==> run G: inputs <==
==> flow/design.v <==
`timescale 1 ns / 1 ps
module ame_sobel_filter #(
    parameter LINE_DATA_BITS = 7,
    parameter COMP_DATA_BITS = 8
) (
    input logic clk_i,
    input logic rst_n_i,
    input  logic comp_init_i,
    output logic comp_done_o,
    input logic [5:0] [LINE_DATA_BITS-1:0] line_data_i,
    output logic [3:0] [3:0] [COMP_DATA_BITS-1:0] comp_data_o
);
typedef enum logic [2:0] {
    IDLE   = 3'b000,
    COMP_1 = 3'b001,
    COMP_2 = 3'b010,
    COMP_3 = 3'b011,
    COMP_4 = 3'b100,
    COMP_5 = 3'b101,
    COMP_6 = 3'b110
} state_t;
state_t ctl_sta;
logic [5:0] [1:0] [COMP_DATA_BITS-1:0] line_data;
logic [3:0] [3:0] [COMP_DATA_BITS-1:0] comp_data;
typedef enum logic {
    DATA_1 = 1'b0,
    DATA_2 = 1'b1
} comp_data_t;
generate
    for (genvar i = 0; i < 6; i++) begin: comp_block
        assign line_data[i][DATA_1] = line_data_i[i];
        assign line_data[i][DATA_2] = line_data_i[i] << 1;
    end
endgenerate
logic comp_done;
assign comp_done_o = comp_done;
assign comp_data_o = comp_data;
always_ff @(posedge clk_i or negedge rst_n_i)
begin
    if (!rst_n_i) begin
        ctl_sta <= IDLE;
        comp_done <= 'b0;
        comp_data <= 'b0;
    end else begin
        case (ctl_sta)
            IDLE:
                ctl_sta <= comp_init_i ? COMP_1 : ctl_sta;
            COMP_1:
                ctl_sta <= COMP_2;
            COMP_2:
                ctl_sta <= COMP_3;
            COMP_3:
                ctl_sta <= COMP_4;
            COMP_4:
                ctl_sta <= COMP_5;
            COMP_5:
                ctl_sta <= COMP_6;
            COMP_6:
                ctl_sta <= comp_init_i ? COMP_1 : IDLE;
            default:
                ctl_sta <= IDLE;
        endcase
        comp_done <= (ctl_sta == COMP_6);
        case (ctl_sta)
            IDLE:
                comp_data <= 'b0;
            COMP_1: begin
                comp_data[0][0] <= - line_data[0][DATA_1] - line_data[1][DATA_2] - line_data[2][DATA_1];
                comp_data[1][0] <= - line_data[1][DATA_1] - line_data[2][DATA_2] - line_data[3][DATA_1];
                comp_data[2][0] <= - line_data[2][DATA_1] - line_data[3][DATA_2] - line_data[4][DATA_1];
                comp_data[3][0] <= - line_data[3][DATA_1] - line_data[4][DATA_2] - line_data[5][DATA_1];
            end
            COMP_2: begin
                comp_data[0][1] <= - line_data[0][DATA_1] - line_data[1][DATA_2] - line_data[2][DATA_1];
                comp_data[1][1] <= - line_data[1][DATA_1] - line_data[2][DATA_2] - line_data[3][DATA_1];
                comp_data[2][1] <= - line_data[2][DATA_1] - line_data[3][DATA_2] - line_data[4][DATA_1];
                comp_data[3][1] <= - line_data[3][DATA_1] - line_data[4][DATA_2] - line_data[5][DATA_1];
            end
            COMP_3: begin
                comp_data[0][0] <= comp_data[0][0] + line_data[0][DATA_1] + line_data[1][DATA_2] + line_data[2][DATA_1];
                comp_data[1][0] <= comp_data[1][0] + line_data[1][DATA_1] + line_data[2][DATA_2] + line_data[3][DATA_1];
                comp_data[2][0] <= comp_data[2][0] + line_data[2][DATA_1] + line_data[3][DATA_2] + line_data[4][DATA_1];
                comp_data[3][0] <= comp_data[3][0] + line_data[3][DATA_1] + line_data[4][DATA_2] + line_data[5][DATA_1];
                comp_data[0][2] <= - line_data[0][DATA_1] - line_data[1][DATA_2] - line_data[2][DATA_1];
                comp_data[1][2] <= - line_data[1][DATA_1] - line_data[2][DATA_2] - line_data[3][DATA_1];
                comp_data[2][2] <= - line_data[2][DATA_1] - line_data[3][DATA_2] - line_data[4][DATA_1];
                comp_data[3][2] <= - line_data[3][DATA_1] - line_data[4][DATA_2] - line_data[5][DATA_1];
            end
            COMP_4: begin
                comp_data[0][1] <= comp_data[0][1] + line_data[0][DATA_1] + line_data[1][DATA_2] + line_data[2][DATA_1];
                comp_data[1][1] <= comp_data[1][1] + line_data[1][DATA_1] + line_data[2][DATA_2] + line_data[3][DATA_1];
                comp_data[2][1] <= comp_data[2][1] + line_data[2][DATA_1] + line_data[3][DATA_2] + line_data[4][DATA_1];
                comp_data[3][1] <= comp_data[3][1] + line_data[3][DATA_1] + line_data[4][DATA_2] + line_data[5][DATA_1];
                comp_data[0][3] <= - line_data[0][DATA_1] - line_data[1][DATA_2] - line_data[2][DATA_1];
                comp_data[1][3] <= - line_data[1][DATA_1] - line_data[2][DATA_2] - line_data[3][DATA_1];
                comp_data[2][3] <= - line_data[2][DATA_1] - line_data[3][DATA_2] - line_data[4][DATA_1];
                comp_data[3][3] <= - line_data[3][DATA_1] - line_data[4][DATA_2] - line_data[5][DATA_1];
            end
            COMP_5: begin
                comp_data[0][2] <= comp_data[0][2] + line_data[0][DATA_1] + line_data[1][DATA_2] + line_data[2][DATA_1];
                comp_data[1][2] <= comp_data[1][2] + line_data[1][DATA_1] + line_data[2][DATA_2] + line_data[3][DATA_1];
                comp_data[2][2] <= comp_data[2][2] + line_data[2][DATA_1] + line_data[3][DATA_2] + line_data[4][DATA_1];
                comp_data[3][2] <= comp_data[3][2] + line_data[3][DATA_1] + line_data[4][DATA_2] + line_data[5][DATA_1];
            end
            COMP_6: begin
                comp_data[0][3] <= comp_data[0][3] + line_data[0][DATA_1] + line_data[1][DATA_2] + line_data[2][DATA_1];
                comp_data[1][3] <= comp_data[1][3] + line_data[1][DATA_1] + line_data[2][DATA_2] + line_data[3][DATA_1];
                comp_data[2][3] <= comp_data[2][3] + line_data[2][DATA_1] + line_data[3][DATA_2] + line_data[4][DATA_1];
                comp_data[3][3] <= comp_data[3][3] + line_data[3][DATA_1] + line_data[4][DATA_2] + line_data[5][DATA_1];
            end
            default:
                comp_data <= 'b0;
        endcase
    end
end
endmodule
==> flow/run.sh <==
#!/bin/bash
# the make line also repeats each setting of config.mk as NAME=value (left out here)
make -C /OpenROAD-flow-scripts/flow DESIGN_CONFIG=/design/flow/config.mk WORK_HOME=/design/flow/orfs CLKGATE_MAP_FILE= finish
==> flow/config.mk <==
export PLATFORM = sky130hd
export DESIGN_NAME = ame_sobel_filter
export DESIGN_NICKNAME = ame_sobel_filter
export VERILOG_FILES = /design/flow/design.v
export SDC_FILE = /design/flow/constraint.sdc
export NUM_CORES = 4
export LEC_CHECK = 0
export ABC_AREA = 1
export CAP_MARGIN = 20
export CORE_ASPECT_RATIO = 0.5
export CORE_MARGIN = 2
export CORE_UTILIZATION = 72
export CTS_CLUSTER_DIAMETER = 374
export CTS_CLUSTER_SIZE = 95
export PLACE_DENSITY = 0.35
export SETUP_SLACK_MARGIN = 0.46
export SLEW_MARGIN = 20
export TNS_END_PERCENT = 5
==> flow/constraint.sdc <==
create_clock -name core_clock -period 1.53 [get_ports {clk_i}]
set_input_delay 0.3060 -clock core_clock [delete_from_list [all_inputs] [get_ports {clk_i}]]
set_output_delay 0.3060 -clock core_clock [all_outputs]
set_load 0.01 [all_outputs]
==> run H: changes against run G <==
==> flow/config.mk (replaced) <==
export PLATFORM = sky130hd
export DESIGN_NAME = ame_sobel_filter
export DESIGN_NICKNAME = ame_sobel_filter
export VERILOG_FILES = /design/flow/design.v
export SDC_FILE = /design/flow/constraint.sdc
export NUM_CORES = 4
export LEC_CHECK = 0
export CAP_MARGIN = 20
export CORE_MARGIN = 2
export CORE_UTILIZATION = 66
export CTS_CLUSTER_SIZE = 41
export SLEW_MARGIN = 20
==> flow/constraint.sdc (replaced) <==
create_clock -name core_clock -period 3.08 [get_ports {clk_i}]
set_input_delay 0.6160 -clock core_clock [delete_from_list [all_inputs] [get_ports {clk_i}]]
set_output_delay 0.6160 -clock core_clock [all_outputs]
set_load 0.01 [all_outputs]
==> run M: changes against run G <==
==> flow/config.mk (replaced) <==
export PLATFORM = sky130hd
export DESIGN_NAME = ame_sobel_filter
export DESIGN_NICKNAME = ame_sobel_filter
export VERILOG_FILES = /design/flow/design.v
export SDC_FILE = /design/flow/constraint.sdc
export NUM_CORES = 4
export LEC_CHECK = 0
export CAP_MARGIN = 5
export CORE_MARGIN = 2
export CORE_UTILIZATION = 72
export SLEW_MARGIN = 40
==> flow/constraint.sdc (replaced) <==
create_clock -name core_clock -period 1.91 [get_ports {clk_i}]
set_input_delay 0.3820 -clock core_clock [delete_from_list [all_inputs] [get_ports {clk_i}]]
set_output_delay 0.3820 -clock core_clock [all_outputs]
set_load 0.01 [all_outputs]
==> run B: changes against run G <==
--- a/flow/config.mk
+++ b/flow/config.mk
@@ -11,7 +11,5 @@
 export CORE_MARGIN = 2
-export CORE_UTILIZATION = 72
-export CTS_CLUSTER_DIAMETER = 374
-export CTS_CLUSTER_SIZE = 95
-export PLACE_DENSITY = 0.35
-export SETUP_SLACK_MARGIN = 0.46
+export CORE_UTILIZATION = 40
+export CTS_CLUSTER_DIAMETER = 216
+export CTS_CLUSTER_SIZE = 98
 export SLEW_MARGIN = 20
==> flow/constraint.sdc (replaced) <==
create_clock -name core_clock -period 5.0 [get_ports {clk_i}]
set_input_delay 1.0000 -clock core_clock [delete_from_list [all_inputs] [get_ports {clk_i}]]
set_output_delay 1.0000 -clock core_clock [all_outputs]
set_load 0.01 [all_outputs]
==> results.txt <==
Notes on the flow outputs.

- The number of nets produced by synthesis reads 1811.
- The distinct cell type count after synthesis is 45.
- The number of placement rows reads 53.
- Sorting the synthesized cells by area gives the leading types as dfrtp_1 24%, fa_1 22%, ha_1 12%.
- The register share after synthesis reads 0.240.
- The simple-gate share of the synthesized area is 0.0627.
- The stage at which the run stopped reads 5_1_grt.
- The placeable core region reads 21100 sq um.
- The flow did not finish.
- The tool reported: "[ERROR GRT-0232] Routing congestion too high. Check the congestion heatmap in the GUI".
- The post-placement cell area is about 18000 sq um.
- The placed cell count is 2078.
- According to the Yosys statistics, the synthesized design has a chip area of about 14000 sq um.
- Sorting the synthesized cells by how often they occur yields 242 x inv_1, 158 x fa_1, 152 x a21oi_1, 136 x ha_1, 135 x dfrtp_1.
- The most repeated cell in the gate-level netlist after synthesis is inv_1.
- Per the OpenROAD floorplan log, the area of the die is 22700 sq um.
- The and-or/or-and share of the synthesized area is 0.209.
-- figures above: run H

==> results.txt <==
From the run reports.

- The flow ran to the end and the layout has no timing, DRC or antenna violations.
- The register share after synthesis is 0.218.
- Yosys attributes the largest share of cell area to dfrtp_1 22%, fa_1 20%, nand2_1 16%.
- The total cell area at the placement stage reads 17900 sq um.
- The distinct cell type count after synthesis reads 27.
- The die outline area reads 40700 sq um.
- The chip area in the Yosys report is between 15000 and 20000 sq um.
- The synthesis report names the predominant flop master as dfrtp_1.
- The reg-to-reg endpoint reads comp_data[46].
- The number of placement rows is 51.
- In this run, the synthesized area fraction spent on AND-OR/OR-AND gates is recorded as 0.0790.
- The simple-gate share of the synthesized area is 0.271.
- Setup repair after global routing left no endpoint under its margin.
- The placeable core region is 38700 sq um.
- Sorting the synthesized cells by how often they occur yields 682 x nand2_1, 389 x inv_1, 158 x fa_1, 136 x ha_1, 135 x dfrtp_1.
- The root cell of the clock tree is clkbuf_16.
-- figures above: run B

==> results.txt <==
Notes on the flow outputs.

- The tool reported: "[ERROR DPL-0038] Utilization greater than 100%, impossible to legalize".
- In the synthesized netlist, the cells that appear most often are 682 x nand2_1, 389 x inv_1, 158 x fa_1, 136 x ha_1, 135 x dfrtp_1.
- The number of nets produced by synthesis is 2474.
- Per the Yosys statistics, synthesis produced approximately 2100 cells.
- By area the synthesized netlist is led by dfrtp_1 22%, fa_1 20%, nand2_1 16%.
- The flow did not finish.
- The region available for standard cell placement spans between 20000 and 25000 sq um.
- nand2_1 is the most common cell in the netlist.
- The stage at which the run stopped is 4_1_cts.
- The die outline area is 22900 sq um.
- The number of placement rows reads 37.
- The chip area in the Yosys report reads approximately 16000 sq um.
- The sum of net half-perimeters after detailed placement is 51100 um.
- The placement stage leaves a total instance area of 19900 sq um.
- Once placement completed, the tool counted placed cells totaling 2837.
- Yosys mapped the design onto 27 distinct sky130hd cell types.
- The register share after synthesis is 0.218.
- The simple-gate share of the synthesized area reads 0.271.
- Per the synthesis report, the adder-cell share of the synthesized area is 0.312.
- In this run, the synthesized area fraction spent on AND-OR/OR-AND gates is recorded as 0.0790.
- The synthesized area divided by synthesized cell count is 7.30 sq um.
-- figures above: run G

==> results.txt <==
Notes on the flow outputs.

- Per the run summary, the flow got no further than 3_5_place_dp.
- The simple-gate share of the synthesized area is 0.0627.
- The chip area in the Yosys report is ~14000 sq um.
- The placeable core region is around 19000 sq um.
- The distinct cell type count after synthesis is 45.
- The synthesis run shows the most used standard cells to be 242 x inv_1, 158 x fa_1, 152 x a21oi_1, 136 x ha_1, 135 x dfrtp_1.
- The register share after synthesis is 0.240.
- The flow did not finish.
- The floorplan has about 51 rows.
- The first error in the log reads "[ERROR DPL-0038] Utilization greater than 100%, impossible to legalize".
- The most repeated cell in the gate-level netlist after synthesis is inv_1.
-- figures above: run M

